Design neuron_intra_Nbits, start of the top module:
module neuron_intra_Nbits #(
    parameter N = 16,
    parameter N_INPUTS = 16,
    parameter LOG_N_INPUTS = 4  
) (
    input  wire                         clk,
    input  wire                         rst,
    input  wire                         en,
    input  wire signed [N*N_INPUTS-1:0] W,     
    input  wire signed [N*N_INPUTS-1:0] X_N,   
    output reg signed [         N-1:0] Out
);
  wire signed [2*N*N_INPUTS-1:0] prod;
  wire signed [         N-1:0] act_out;
  genvar i;
  generate
    for (i = 0; i < N_INPUTS; i = i + 1) begin : mults
      wire signed [N-1:0] Wi;
      wire signed [N-1:0] Xi;
      assign Wi = W[i*N+:N];
      assign Xi = X_N[i*N+:N];
      assign prod[i*2*N+:2*N] = Wi * Xi;
    end
  endgenerate
  genvar j, k;
  generate
    for (j = 0; j < LOG_N_INPUTS; j = j + 1) begin : ADDER_TREE
      wire signed [2*N*(N_INPUTS >> (j+1))-1:0] sum_stage;
      if(j == 0) begin
        for (k = 0; k < (N_INPUTS >> (j+1)); k = k + 1) begin : STAGE0
          assign sum_stage[2*k*N+:2*N] = prod[2*k*2*N+:2*N] + prod[(2*k+1)*2*N+:2*N];
        end
      end else begin
        for (k = 0; k < (N_INPUTS >> (j+1)); k = k + 1) begin : STAGEJ
          assign sum_stage[2*k*N+:2*N] = ADDER_TREE[j-1].sum_stage[2*k*2*N+:2*N] + ADDER_TREE[j-1].sum_stage[(2*k+1)*2*N+:2*N];
        end
      end
    end
    wire signed [2*N-1:0] sum_all;
    assign sum_all = ADDER_TREE[LOG_N_INPUTS-1].sum_stage;
  endgenerate
  reg signed [2*N-1:0] acc;
  always @(posedge clk or posedge rst) begin
    if (rst) begin
		acc <= 0;
		Out <= 0;
	 end
    else if (en) begin
		acc <= sum_all;
		Out <= act_out;
	 end
  end
  localparam signed [N-1:0] MAX_VAL = {1'b0, {(N-1){1'b1}}};  
  assign act_out = (acc < 0) ? 0 : (acc > MAX_VAL) ? MAX_VAL : acc;
endmodule
make LEC_CHECK=0 ABC_AREA=1 CAP_MARGIN=10 CORE_MARGIN=2 CORE_UTILIZATION=72 SETUP_SLACK_MARGIN=1.42 SLEW_MARGIN=20 TNS_END_PERCENT=10 finish   # period 7.55 ns
run.sh (not shown) runs the stock make flow with config.mk's settings and CLKGATE_MAP_FILE=.
The first run produced a layout that fails on setup timing.
Change:
Settings changed: ABC_AREA 1 to not set, CAP_MARGIN 10 to 5, SETUP_SLACK_MARGIN 1.42 to 2.72, TNS_END_PERCENT 10 to not set.
Clock period 7.55 ns to 9.4 ns, I/O delays scaled along.
The new run completed and failed the layout checks on setup timing.
Setup slack got worse by 350 ps.
Hold slack improves by 14 ps.
Die area falls by 2.8%.
Routed wire length goes up by 13%.
Change:
Settings changed: MAX_ROUTING_LAYER set to met4, SETUP_SLACK_MARGIN 2.72 to -0.05.
Clock period 9.4 ns to 8.73 ns, I/O delays scaled along.
The changed run failed in global routing.
Synthesized cell count does not change.
Synthesized area stays the same.
Die size does not change.


neuron_intra_Nbits again, from the RTL that the note above started with.
==> flow/config.mk <==
export PLATFORM = sky130hd
export DESIGN_NAME = neuron_intra_Nbits
export DESIGN_NICKNAME = neuron_intra_Nbits
export VERILOG_FILES = /design/flow/design.v
export SDC_FILE = /design/flow/constraint.sdc
export NUM_CORES = 4
export LEC_CHECK = 0
export CAP_MARGIN = 15
export CORE_MARGIN = 2
export CORE_UTILIZATION = 72
export MAX_ROUTING_LAYER = met4
export SETUP_SLACK_MARGIN = -0.74
export SLEW_MARGIN = 20
==> flow/constraint.sdc <==
create_clock -name core_clock -period 11.1 [get_ports {clk}]
set_input_delay 2.2200 -clock core_clock [delete_from_list [all_inputs] [get_ports {clk}]]
set_output_delay 2.2200 -clock core_clock [all_outputs]
set_load 0.01 [all_outputs]
The baseline finished with setup timing left.
Then changed:
CAP_MARGIN = 40   (was 15)
MAX_ROUTING_LAYER = not set   (was met4)
SETUP_SLACK_MARGIN = -0.05   (was -0.74)
clock period = 9.16 ns   (was 11.1 ns; I/O delays follow)
With this change the flow failed in 5_1_grt.
Die size is unchanged.
Area after synthesis is unchanged.
Synthesized cell count is unchanged.
Then changed:
CTS_CLUSTER_DIAMETER = 199   (was not set)
CTS_CLUSTER_SIZE = 95   (was not set)
PLACE_DENSITY = 0.42   (was not set)
SETUP_SLACK_MARGIN = not set   (was -0.05)
TNS_END_PERCENT = 15   (was not set)
clock period = 6.96 ns   (was 9.16 ns; I/O delays follow)
Effect: Now the flow finished with setup timing left; area after synthesis stays the same; die size is unchanged; synthesized cell count does not change.
Then changed:
CAP_MARGIN = 20   (was 40)
CORE_UTILIZATION = 52   (was 72)
CTS_CLUSTER_DIAMETER = not set   (was 199)
PLACE_DENSITY = not set   (was 0.42)
TNS_END_PERCENT = not set   (was 15)
clock period = 8.84 ns   (was 6.96 ns; I/O delays follow)
Outcome: The changed run finished but failed the layout checks on setup timing; synthesized cell count does not change; final area climbs by 5.8%; setup slack is better by 1.7 ns; die size grows by 38%; via count decreases by 3.4%; wire length rises by 6.0%; register-to-register slack improves by 1.6 ns; core utilization drops by 20 points.


Setup of v8:
Starting RTL as in the previous note.
// neuron_intra_Nbits
module neuron_intra_Nbits #(
    parameter N = 16,
    parameter N_INPUTS = 16,
    parameter LOG_N_INPUTS = 4  
) (
    input  wire                         clk,
    input  wire                         rst,
    input  wire                         en,
    input  wire signed [N*N_INPUTS-1:0] W,     
    input  wire signed [N*N_INPUTS-1:0] X_N,   
    output reg signed [         N-1:0] Out
);
==> flow/config.mk <==
export PLATFORM = sky130hd
export DESIGN_NAME = neuron_intra_Nbits
export DESIGN_NICKNAME = neuron_intra_Nbits
export VERILOG_FILES = /design/flow/design.v
export SDC_FILE = /design/flow/constraint.sdc
export NUM_CORES = 4
export LEC_CHECK = 0
export CAP_MARGIN = 20
export CORE_MARGIN = 2
export CORE_UTILIZATION = 58
export SETUP_SLACK_MARGIN = 2.58
export SLEW_MARGIN = 20
==> flow/constraint.sdc <==
create_clock -name core_clock -period 9.4 [get_ports {clk}]
set_input_delay 1.8800 -clock core_clock [delete_from_list [all_inputs] [get_ports {clk}]]
set_output_delay 1.8800 -clock core_clock [all_outputs]
set_load 0.01 [all_outputs]
Ran to the end and failed final checks on setup timing: v8.
diff inputs: v8 => v39
Settings: SETUP_SLACK_MARGIN now -0.64, was 2.58; CORE_UTILIZATION now 71, was 58; PLACE_DENSITY_LB_ADDON now 0.24, previously not set; the clock period (ns, I/O delays scaled along) now 10.2, was 9.4.
Notes after the runs:
Status v39: flow complete, layout not clean - setup timing. v39 vs v8 on final cycle utilization of the critical path: v39 is the lower one. Relative to v8, design area has decreased by 3.0% in v39. Status: area used by multi-input combinational logic parity (v8, v39). Summary of v39 over v8: routed wire length per instance increased by 1.0 um relative to the old numbers; post-CTS setup buffer count decreased by 111 relative to the old numbers.
Setup changes, v39 to v22
Settings: MAX_ROUTING_LAYER newly set to met4; PLACE_DENSITY_LB_ADDON removed (was 0.24); SETUP_SLACK_MARGIN changed from -0.64 to 1.17; CORE_UTILIZATION changed from 71 to 67; the clock period (ns, I/O delays scaled along) changed from 10.2 to 11.0.
Notes after the runs:
Going from v39 to v22, detail-routed via count per cell moved down, floorplan die height +about 3%. In terms of sequential portion of the cell area, v22 and v39 differ only marginally. Higher final cycle utilization of the critical path among v39 and v22: v39. Diff v39 -> v22 | fraction of the core area covered by cells at the end of the flow | decrease of 1.8 points. As for a clean layout from v39 and v22, there is none. Although it ran to completion, v39 produced a layout that fails the final checks because of setup timing. Complete run, failing final checks: v22, reason setup timing. Compared with v39, v22 shows a critical path depth that is 2 higher. v22: length of the first detailed-routing pass in iterations lower than v39.
### v22 -> v50
Settings: changing CORE_UTILIZATION from 67 to 40; changing SETUP_SLACK_MARGIN from 1.17 to 3.17; changing the clock period (ns, I/O delays scaled along) from 11.0 to 13.5.
[summary]
v50 did not stop at any stage, and its layout met the timing, DRC and antenna checks. [v22] flow finished | final checks: failed | reasons: setup timing. Total core area (v22 / v50): 0.60. Changes observed in v50 relative to v22: delay of the slowest cell on the worst path went up by 0.03 ns; combined buffer and inverter count along the critical path went up by 2; die width went up by 140 um; final worst slack went up by 2.01 ns; count of placed standard cells in the final layout, fillers left out went up by 1077. On sequential share of layout area, v22 tracks v50 almost exactly. v50 against v22: via count now sits lower; count of plain and timing-repair buffers went down 1004; post-detailed-routing wire length went up 11000 um.
Input changes introduced in v41 (baseline for comparison: v50):
Settings: setting CORE_ASPECT_RATIO to 1.16 for the first time; changing CAP_MARGIN from 20 to 30; setting CELL_PAD_IN_SITES_GLOBAL_PLACEMENT to 3 for the first time; changing CORE_UTILIZATION from 40 to 36; setting PLACE_DENSITY_LB_ADDON to 0.11 for the first time; setting CTS_CLUSTER_DIAMETER to 95 for the first time; changing SLEW_MARGIN from 20 to 10; removing MAX_ROUTING_LAYER (formerly met4); setting CTS_CLUSTER_SIZE to 12 for the first time; setting TNS_END_PERCENT to 15 for the first time; changing SETUP_SLACK_MARGIN from 3.17 to -0.96.
### Flow results
Finished, but not clean: v41, with setup timing. v50 | stages: all done | timing, DRC, antenna: all pass. Re overall via count from detail_route: v50 was higher than v41. The maximum clock frequency of v41 is lower than that of v50. Higher post-placement setup slack was reported by v50, not v41. Summary of the comparison: final cycle utilization of the critical path is higher in v41, relative to v50.
